==> 06-22 <==
Design gemm_mem, start of the top module:
module gemm_mem(
  input wire clk,
  input wire rst,
  input wire out_rdy,
  input wire v0__read_req_rdy,
  input wire [31:0] v0__read_resp,
  input wire v0__read_resp_vld,
  input wire v0__write_completion_vld,
  input wire v0__write_req_rdy,
  input wire [31:0] v0_in,
  input wire v0_in_vld,
  input wire v1__read_req_rdy,
  input wire [31:0] v1__read_resp,
  input wire v1__read_resp_vld,
  input wire v1__write_completion_vld,
  input wire v1__write_req_rdy,
  input wire [31:0] v1_in,
  input wire v1_in_vld,
  input wire [31:0] C_rd_data,
  output wire [31:0] out,
  output wire out_vld,
  output wire [3:0] v0__read_req,
  output wire v0__read_req_vld,
  output wire v0__read_resp_rdy,
  output wire v0__write_completion_rdy,
  output wire [35:0] v0__write_req,
  output wire v0__write_req_vld,
  output wire v0_in_rdy,
  output wire [3:0] v1__read_req,
  output wire v1__read_req_vld,
  output wire v1__read_resp_rdy,
  output wire v1__write_completion_rdy,
  output wire [35:0] v1__write_req,
  output wire v1__write_req_vld,
  output wire v1_in_rdy,
  output wire [3:0] C_rd_addr,
  output wire C_rd_en,
  output wire [3:0] C_wr_addr,
  output wire [31:0] C_wr_data,
  output wire C_wr_en
);
export LEC_CHECK = 0
export CAP_MARGIN = 15
export CELL_PAD_IN_SITES_DETAIL_PLACEMENT = 0
export CORE_ASPECT_RATIO = 1.9
export CORE_MARGIN = 2
export CORE_UTILIZATION = 64
export CTS_CLUSTER_SIZE = 56
export MAX_ROUTING_LAYER = met4
export PLACE_DENSITY_LB_ADDON = 0.05
export SETUP_SLACK_MARGIN = -0.28
export SLEW_MARGIN = 35
create_clock -name core_clock -period 8.69 [get_ports {clk}]
run.sh (not shown) runs the stock make flow with config.mk's settings and CLKGATE_MAP_FILE=.
==> inputs of 12-06, as changes to 06-22 <==
==> flow/config.mk (replaced) <==
export PLATFORM = sky130hd
export DESIGN_NAME = gemm_mem
export DESIGN_NICKNAME = gemm_mem
export VERILOG_FILES = /design/flow/design.v
export SDC_FILE = /design/flow/constraint.sdc
export NUM_CORES = 4
export LEC_CHECK = 0
export CAP_MARGIN = 20
export CORE_MARGIN = 2
export CORE_UTILIZATION = 65
export MAX_ROUTING_LAYER = met4
export SLEW_MARGIN = 20
==> flow/constraint.sdc (replaced) <==
create_clock -name core_clock -period 6.2 [get_ports {clk}]
set_input_delay 1.2400 -clock core_clock [delete_from_list [all_inputs] [get_ports {clk}]]
set_output_delay 1.2400 -clock core_clock [all_outputs]
set_load 0.01 [all_outputs]
==> impl_metrics.yaml <==
# implementation run metrics
cts:
  post_cts_resized: 0
  clock_latency_ns: 0.59
power:
  seq_power_mw: 1.14
  pwr-share-comb: 0.077
  power-top-group: "sequential cells"
  swShare: 0.2512
  total_power_mw: 2.439
  p_leak_nw: 14.79
final_timing:
  fmax_ghz: 0.1251
  max-slew-margin-rel: 0.4049
route:
  dr_total_vias: 24623
  dr_wl_met3_um: 5105
setup_path:
  required_ns: 9.21
  slowest_stage: "dfxtp_1"
  timing.rr.end: "p1_smul_11826[31]"
  crit_fanout: 20
grt:
  met1_usage: 0.3884
  grt_max_degree: 107
  grt_pass1_wl_um: 138800
floorplanning:
  rows: 107
place:
  dp.cells: 4173
run_status:
  status: "no timing/DRC/antenna violations"
The numbers above come from 06-22.

==> impl_metrics.yaml <==
# implementation run metrics
run_status:
  status: "finished with violations"
  failed_checks: "setup timing"
grt:
  grt_max_degree: 145
  grt_pass1_wl_um: 142700
  met1_usage: 0.4558
final_timing:
  fmax_ghz: 0.1416
  setup_slack_ns: -0.8626
  setup_violations: 19
power:
  p_leak_nw: 16.34
  pwr-share-comb: 0.074
  seq_power_mw: 1.59
  power-top-group: "clock"
  switchingPower_mw: 0.8837
  swShare: 0.2436
floorplanning:
  rows: 77
route:
  dr_total_vias: 26145
cts:
  clock_latency_ns: 0.61
  post_cts_resized: 121
setup_path:
  slowest_stage: "fa_1"
The numbers above come from 12-06.



==> run D: inputs <==
gemm_mem again, from the RTL that the note above started with.
==> flow/config.mk <==
export PLATFORM = sky130hd
export DESIGN_NAME = gemm_mem
export DESIGN_NICKNAME = gemm_mem
export VERILOG_FILES = /design/flow/design.v
export SDC_FILE = /design/flow/constraint.sdc
export NUM_CORES = 4
export LEC_CHECK = 0
export ABC_AREA = 1
export CAP_MARGIN = 20
export CORE_ASPECT_RATIO = 1.03
export CORE_MARGIN = 2
export CORE_UTILIZATION = 70
export MAX_ROUTING_LAYER = met4
export PLACE_DENSITY = 0.76
export SLEW_MARGIN = 20
==> flow/constraint.sdc <==
create_clock -name core_clock -period 6.29 [get_ports {clk}]
set_input_delay 1.2580 -clock core_clock [delete_from_list [all_inputs] [get_ports {clk}]]
set_output_delay 1.2580 -clock core_clock [all_outputs]
set_load 0.01 [all_outputs]
==> run H: changes against run D <==
==> flow/config.mk (replaced) <==
export PLATFORM = sky130hd
export DESIGN_NAME = gemm_mem
export DESIGN_NICKNAME = gemm_mem
export VERILOG_FILES = /design/flow/design.v
export SDC_FILE = /design/flow/constraint.sdc
export NUM_CORES = 4
export LEC_CHECK = 0
export CAP_MARGIN = 20
export CORE_MARGIN = 2
export CORE_UTILIZATION = 40
export SLEW_MARGIN = 20
==> flow/constraint.sdc (replaced) <==
create_clock -name core_clock -period 7.78 [get_ports {clk}]
set_input_delay 1.5560 -clock core_clock [delete_from_list [all_inputs] [get_ports {clk}]]
set_output_delay 1.5560 -clock core_clock [all_outputs]
set_load 0.01 [all_outputs]
==> run P: changes against run D <==
--- a/flow/config.mk
+++ b/flow/config.mk
@@ -9,7 +9,5 @@
 export CAP_MARGIN = 20
-export CORE_ASPECT_RATIO = 1.03
 export CORE_MARGIN = 2
-export CORE_UTILIZATION = 70
-export MAX_ROUTING_LAYER = met4
-export PLACE_DENSITY = 0.76
+export CORE_UTILIZATION = 68
+export PLACE_DENSITY = 0.35
 export SLEW_MARGIN = 20
==> flow/constraint.sdc (replaced) <==
create_clock -name core_clock -period 5.41 [get_ports {clk}]
set_input_delay 1.0820 -clock core_clock [delete_from_list [all_inputs] [get_ports {clk}]]
set_output_delay 1.0820 -clock core_clock [all_outputs]
set_load 0.01 [all_outputs]
==> run notes <==
Summary of implementation figures.

Final timing
Across all setup checks in the final design, the least slack found is -943 ps. The number of endpoints failing setup at the final stage is 18. Setup repair after global routing could not meet its margin everywhere.

Global route
The global routing report lists combined usage of all routing layers as between 40% and 50%.

Outcome
The flow ran to the end, but the layout failed its checks. The report lists the violated layout checks as negative setup slack.

Finish
The number of clock-tree buffers in the layout is 39.

Yosys
The gate count of the mapped netlist is about 4200.
(the above is from run D)
==> run notes <==
Summary of implementation figures.

Outcome
The run finished, with violations left. The run did not pass the layout checks because of negative setup slack.

Final timing
The number of endpoints failing setup at the final stage is 22. Setup repair after global routing could not meet its margin everywhere. The worst-case setup margin in the final layout is -1340 ps.

Global route
The all-layer global routing usage is between 40% and 50%.

Finish
The final layout report lists a clock buffer count of 34.
(the above is from run P)
==> run notes <==
Summary of implementation figures.

Final timing
For the final database, setup skew stands at around 18 ps. The number of endpoints failing setup at the final stage is 0. The worst-case setup margin in the final layout is between 500 and 600 ps. Setup repair after global routing left no endpoint under its margin.

Finish
The number of clock-tree buffers in the layout is 39.

Yosys
The gate count of the mapped netlist is roughly 3400.

Outcome
The run finished with no timing, DRC or antenna violations.
(the above is from run H)


==> run a: inputs <==
gemm_mem again, from the RTL that the note above started with.
Settings: LEC_CHECK=0, ABC_AREA=1, CAP_MARGIN=20, CORE_ASPECT_RATIO=1.03, CORE_MARGIN=2, CORE_UTILIZATION=65, MAX_ROUTING_LAYER=met4, PLACE_DENSITY=0.6, SETUP_SLACK_MARGIN=1.29, SLEW_MARGIN=20, TNS_END_PERCENT=5; clock period 4.51 ns.
==> run b: changes against run a <==
CORE_ASPECT_RATIO = default   (was 1.03)
CORE_UTILIZATION = 72   (was 65)
MAX_ROUTING_LAYER = default   (was met4)
PLACE_DENSITY = 0.79   (was 0.6)
SETUP_SLACK_MARGIN = default   (was 1.29)
TNS_END_PERCENT = default   (was 5)
==> flow/constraint.sdc (replaced) <==
create_clock -name core_clock -period 6.25 [get_ports {clk}]
set_input_delay 1.2500 -clock core_clock [delete_from_list [all_inputs] [get_ports {clk}]]
set_output_delay 1.2500 -clock core_clock [all_outputs]
set_load 0.01 [all_outputs]
==> run c: changes against run a <==
ABC_AREA = default   (was 1)
CORE_ASPECT_RATIO = default   (was 1.03)
CORE_UTILIZATION = 44   (was 65)
MAX_ROUTING_LAYER = default   (was met4)
PLACE_DENSITY = default   (was 0.6)
SETUP_SLACK_MARGIN = default   (was 1.29)
TNS_END_PERCENT = default   (was 5)
==> flow/constraint.sdc (replaced) <==
create_clock -name core_clock -period 5.35 [get_ports {clk}]
set_input_delay 1.0700 -clock core_clock [delete_from_list [all_inputs] [get_ports {clk}]]
set_output_delay 1.0700 -clock core_clock [all_outputs]
set_load 0.01 [all_outputs]
==> results <==
item                                                                      run b                            run c                            run a
Run status                                               stopped before the end       complete, but fails checks       complete, but fails checks
Stage where the flow stopped                                     global routing                                -                                -
Violated checks                                                               -             negative setup slack             negative setup slack
Adders+Majority by Area                                                   35.4%                            37.1%                            35.4%
Layout clock area frac                                                        -                            2.70%                            2.70%
Post-Synth XOR/XNOR Area                                                  1.83%                            3.46%                            1.83%
Layout multi-input combinational cell count                                   -                            2,495                            2,656
Unique masters post-synth                                                    54                               65                               54
Inverter count of the layout excluding clock inverters                        -                              455                            1,075
Final setup skew                                                              -                        0.0149 ns                        0.0267 ns
Total met3 wirelength after detailed routing                                  -                          4190 µm                        10,000 µm
# resized after CTS                                                         143                               95                               90
Layout overhead on the synthesized area                                       -                            27.8%                            31.1%
TritonCTS clock tree                                                          -                             done                             done
Worst reg-to-reg path cell count                                              -                               24                               30
Vias per inst                                                                 -                             5.14                             5.58
Power drawn by the sequential cells                                           -                        0.00184 W                        0.00230 W
Largest stage delay on the critical path                                      -                          0.57 ns                          0.61 ns
Beginning of the critical path                                                -  ____fsm___for_5_loop_state_2[2]  ____fsm___for_5_loop_state_1[6]
Net count of the finished layout                                              -                            4,641                            5,469
Sw Pwr                                                                        -                        0.00104 W                        0.00152 W
Internal Pwr Total                                                            -                        0.00320 W                        0.00413 W
Number of remaining DRC errors                                                -                                0                                0
Non-clk buf share                                                             -                            16.2%                            17.5%
Cell type of the slowest stage on the worst timing path                       -            sky130_fd_sc_hd__fa_1            sky130_fd_sc_hd__fa_2
Worst endpoint required time                                                  -                          5.87 ns                          4.99 ns
Hold Path Depth                                                               -                                2                                2
Combinational share of power                                                  -                             7.3%                            12.4%


==> build 15 <==
gemm_mem again, from the RTL that the note above started with.
clock: 5.5 ns
lec_check: 0
abc_area: 1
cap_margin: 20
core_aspect_ratio: 1.03
core_margin: 2
core_utilization: 70
cts_cluster_diameter: 362
max_routing_layer: met4
place_density: 0.6
slew_margin: 20
==> trial 31 (differences from build 15) <==
==> flow/config.mk (replaced) <==
export PLATFORM = sky130hd
export DESIGN_NAME = gemm_mem
export DESIGN_NICKNAME = gemm_mem
export VERILOG_FILES = /design/flow/design.v
export SDC_FILE = /design/flow/constraint.sdc
export NUM_CORES = 4
export LEC_CHECK = 0
export CAP_MARGIN = 20
export CORE_MARGIN = 2
export CORE_UTILIZATION = 40
export SLEW_MARGIN = 20
==> flow/constraint.sdc (replaced) <==
create_clock -name core_clock -period 13.4 [get_ports {clk}]
set_input_delay 2.6800 -clock core_clock [delete_from_list [all_inputs] [get_ports {clk}]]
set_output_delay 2.6800 -clock core_clock [all_outputs]
set_load 0.01 [all_outputs]
==> COMMIT_EDITMSG <==
Store results of the implementation flow

* Dominant cell by count in the synthesized netlist: sky130_fd_sc_hd__inv_1
- Floorplan Utilization: 0.706
- The gate-level netlist out of Yosys references around 54 unique cell types.
- Averaged over all synthesized cells, the footprint is 7.19 sq um.
- For this run, global-route usage on met2 was measured as 0.899.
* AO/OA Area Share: 0.109
- The tool reported: "[ERROR GRT-0232] Routing congestion too high. Check the congestion heatmap in the GUI".
- Outcome: stopped before the end
- According to the logs, the last stage reached was 5_1_grt.
- Post-Place Setup Slack: -1.19 ns
(the above is from build 15)
==> COMMIT_EDITMSG <==
Log flow metrics for this revision

* Outcome: no timing/DRC/antenna violations
- After synthesis, the mean cell area works out to between 8 and 9 sq um.
- Grt met2 use: 0.380
- AO/OA Area Share: 0.0981
- Unique cell type count in the Yosys netlist: about 65
- Before CTS, the worst setup slack after placement is 4.74 ns.
- Dominant cell by count in the synthesized netlist: sky130_fd_sc_hd__and2_1
- Per Yosys stat, the portion of area used by sequential elements is 0.171.
(the above is from trial 31)


==> v38: inputs <==
gemm_mem again, from the RTL that the note above started with.
Settings: LEC_CHECK=0, ABC_AREA=1, CAP_MARGIN=20, CORE_ASPECT_RATIO=1.03, CORE_MARGIN=2, CORE_UTILIZATION=65, CTS_CLUSTER_DIAMETER=215, HOLD_SLACK_MARGIN=-0.08, MAX_ROUTING_LAYER=met4, PLACE_DENSITY=0.6, SLEW_MARGIN=20; clock period 5.42 ns.
==> inputs of v36, as changes to v38 <==
ABC_AREA = default   (was 1)
CORE_ASPECT_RATIO = default   (was 1.03)
CORE_UTILIZATION = 27   (was 65)
CTS_CLUSTER_DIAMETER = default   (was 215)
HOLD_SLACK_MARGIN = default   (was -0.08)
MAX_ROUTING_LAYER = default   (was met4)
PLACE_DENSITY = default   (was 0.6)
==> flow/constraint.sdc (replaced) <==
create_clock -name core_clock -period 7.78 [get_ports {clk}]
set_input_delay 1.5560 -clock core_clock [delete_from_list [all_inputs] [get_ports {clk}]]
set_output_delay 1.5560 -clock core_clock [all_outputs]
set_load 0.01 [all_outputs]
==> comparison <==
v36 ran to the end with no violations. v38 completed, yet does not pass: setup timing.
In v36 the non-clock buffer count is lower than in v38, by 221.
Against v38, the die area of v36 is larger by about 130%.
In v36 the utilization is lower than in v38, by 50 points.
First-iteration DRC count: v36 is lower than v38 (47%).
Of v38 and v36, v38 has the higher final area (gap 10%, measured against v36).
In flip-flop count, v38 and v36 do not differ.
Against v36, the synthesized cell count of v38 is higher by about 23%.
The combinational power of v38 is 2.5 times that of v36.
==> figures <==
Cell count after placement: v38 5190; v36 4996
Effective utilization at floorplan: v38 65.4%; v36 27.3%
Number of filler cells placed in the layout: v38 3024; v36 10.9k
Result of the run: v38 finished with violations; v36 no timing/DRC/antenna violations
Reasons for failing layout checks: v38 setup timing; v36 -
Total negative setup slack: v38 -20.60 ns; v36 0 ns
Die outline width: v38 216 um; v36 330 um
Number of gates on the worst path with buffers counted: v38 26; v36 23
Core footprint: v38 46000 um2; v36 106000 um2
Layout-to-synthesis area ratio: v38 1.270x; v36 1.208x
Count of mapped cells out of synthesis: v38 4191; v36 3399
Signal buffers share of area: v38 16.0%; v36 11.3%
Combined buffer and inverter count along the critical path: v38 9; v36 4
Hold Path Sink: v38 __C_ram_zero_latency0_skid_reg[19]; v36 __C_ram_zero_latency0_skid_reg[3]
Maximum number of pins on one net before global-route repair: v38 77; v36 211
Share of synthesized cell area in and-or and or-and compound cells: v38 10.9%; v36 9.81%
Endpoints failing setup: v38 23; v36 0
Number of nets in the synthesized netlist: v38 4972; v36 4180
Post-CTS setup buffers: v38 18; v36 0


==> 04-23: inputs <==
gemm_mem again, from the RTL that the note above started with.
make LEC_CHECK=0 ABC_AREA=1 CAP_MARGIN=35 CELL_PAD_IN_SITES_DETAIL_PLACEMENT=1 CELL_PAD_IN_SITES_GLOBAL_PLACEMENT=1 CORE_MARGIN=4 CORE_UTILIZATION=62 GPL_TIMING_DRIVEN=1 MIN_ROUTING_LAYER=met2 PLACE_DENSITY_LB_ADDON=0.1 SLEW_MARGIN=30 TNS_END_PERCENT=90 finish   # period 8.85 ns
==> inputs of 07-26, as changes to 04-23 <==
==> flow/config.mk (replaced) <==
export PLATFORM = sky130hd
export DESIGN_NAME = gemm_mem
export DESIGN_NICKNAME = gemm_mem
export VERILOG_FILES = /design/flow/design.v
export SDC_FILE = /design/flow/constraint.sdc
export NUM_CORES = 4
export LEC_CHECK = 0
export ABC_AREA = 1
export CAP_MARGIN = 20
export CORE_MARGIN = 2
export CORE_UTILIZATION = 67
export SLEW_MARGIN = 20
==> flow/constraint.sdc (replaced) <==
create_clock -name core_clock -period 6.57 [get_ports {clk}]
set_input_delay 1.3140 -clock core_clock [delete_from_list [all_inputs] [get_ports {clk}]]
set_output_delay 1.3140 -clock core_clock [all_outputs]
set_load 0.01 [all_outputs]
==> inputs of 07-08, as changes to 04-23 <==
==> flow/config.mk (replaced) <==
export PLATFORM = sky130hd
export DESIGN_NAME = gemm_mem
export DESIGN_NICKNAME = gemm_mem
export VERILOG_FILES = /design/flow/design.v
export SDC_FILE = /design/flow/constraint.sdc
export NUM_CORES = 4
export LEC_CHECK = 0
export ABC_AREA = 1
export CAP_MARGIN = 20
export CORE_MARGIN = 2
export CORE_UTILIZATION = 71
export PLACE_DENSITY = 0.76
export SLEW_MARGIN = 20
==> flow/constraint.sdc (replaced) <==
create_clock -name core_clock -period 6.24 [get_ports {clk}]
set_input_delay 1.2480 -clock core_clock [delete_from_list [all_inputs] [get_ports {clk}]]
set_output_delay 1.2480 -clock core_clock [all_outputs]
set_load 0.01 [all_outputs]
==> qor summary <==
Average routed wire per standard cell: 07-08 20.9 µm; 07-26 17.3 µm; 04-23 -
Outcome: 07-08 failed layout checks; 07-26 complete, no violations; 04-23 stopped before the end
Last stage reached: 07-08 -; 07-26 -; 04-23 global placement (3_3_place_gp)
Reasons for failing layout checks: 07-08 setup timing; 07-26 -; 04-23 -
Total number of clock tree sinks: 07-08 246; 07-26 246; 04-23 -
Maximum count of clock buffers along a single path: 07-08 3; 07-26 3; 04-23 -
Slew Limit Headroom: 07-08 30.7%; 07-26 36.4%; 04-23 -
Setup Skew: 07-08 0.0157 ns; 07-26 0.0166 ns; 04-23 -
Number of global-route vias before repair: 07-08 29,900; 07-26 28,100; 04-23 -
Number of antenna violations at the first check in global routing: 07-08 15; 07-26 4; 04-23 -
Buffer count from post-CTS setup fixing: 07-08 12; 07-26 0; 04-23 -
Global Route met1 Usage: 07-08 48.9%; 07-26 46.1%; 04-23 -
Largest stage delay, worst path: 07-08 0.83 ns; 07-26 0.55 ns; 04-23 -
Clock Pin Slew Worst Setup and Hold Paths: 07-08 0.07 ns; 07-26 0.06 ns; 04-23 -
Worst Tran Pin Value: 07-08 1.04 ns; 07-26 0.952 ns; 04-23 -
Rows: 07-08 75; 07-26 77; 04-23 80
Launch point of the worst hold path: 07-08 __C_ram_zero_latency0_skid_reg[16]; 07-26 __C_ram_zero_latency0_skid_reg[20]; 04-23 -
Maximum ir drop on the vdd rail: 07-08 189 µV; 07-26 196 µV; 04-23 -
Sequential-cell power consumption: 07-08 1.65 mW; 07-26 1.57 mW; 04-23 -
Number of optimization iterations in the first detailed-route pass: 07-08 14; 07-26 8; 04-23 -
Final-stage net count: 07-08 5,368; 07-26 5,298; 04-23 -
Total number of warnings across the stage logs: 07-08 36; 07-26 35; 04-23 -
Cell-internal power: 07-08 2.79 mW; 07-26 2.80 mW; 04-23 -
Switching component of the power: 07-08 1.02 mW; 07-26 0.945 mW; 04-23 -
Kind of capture point of the worst setup path: 07-08 register; 07-26 register; 04-23 -
No activity file was given, so power comes from the tool's default toggle rates.
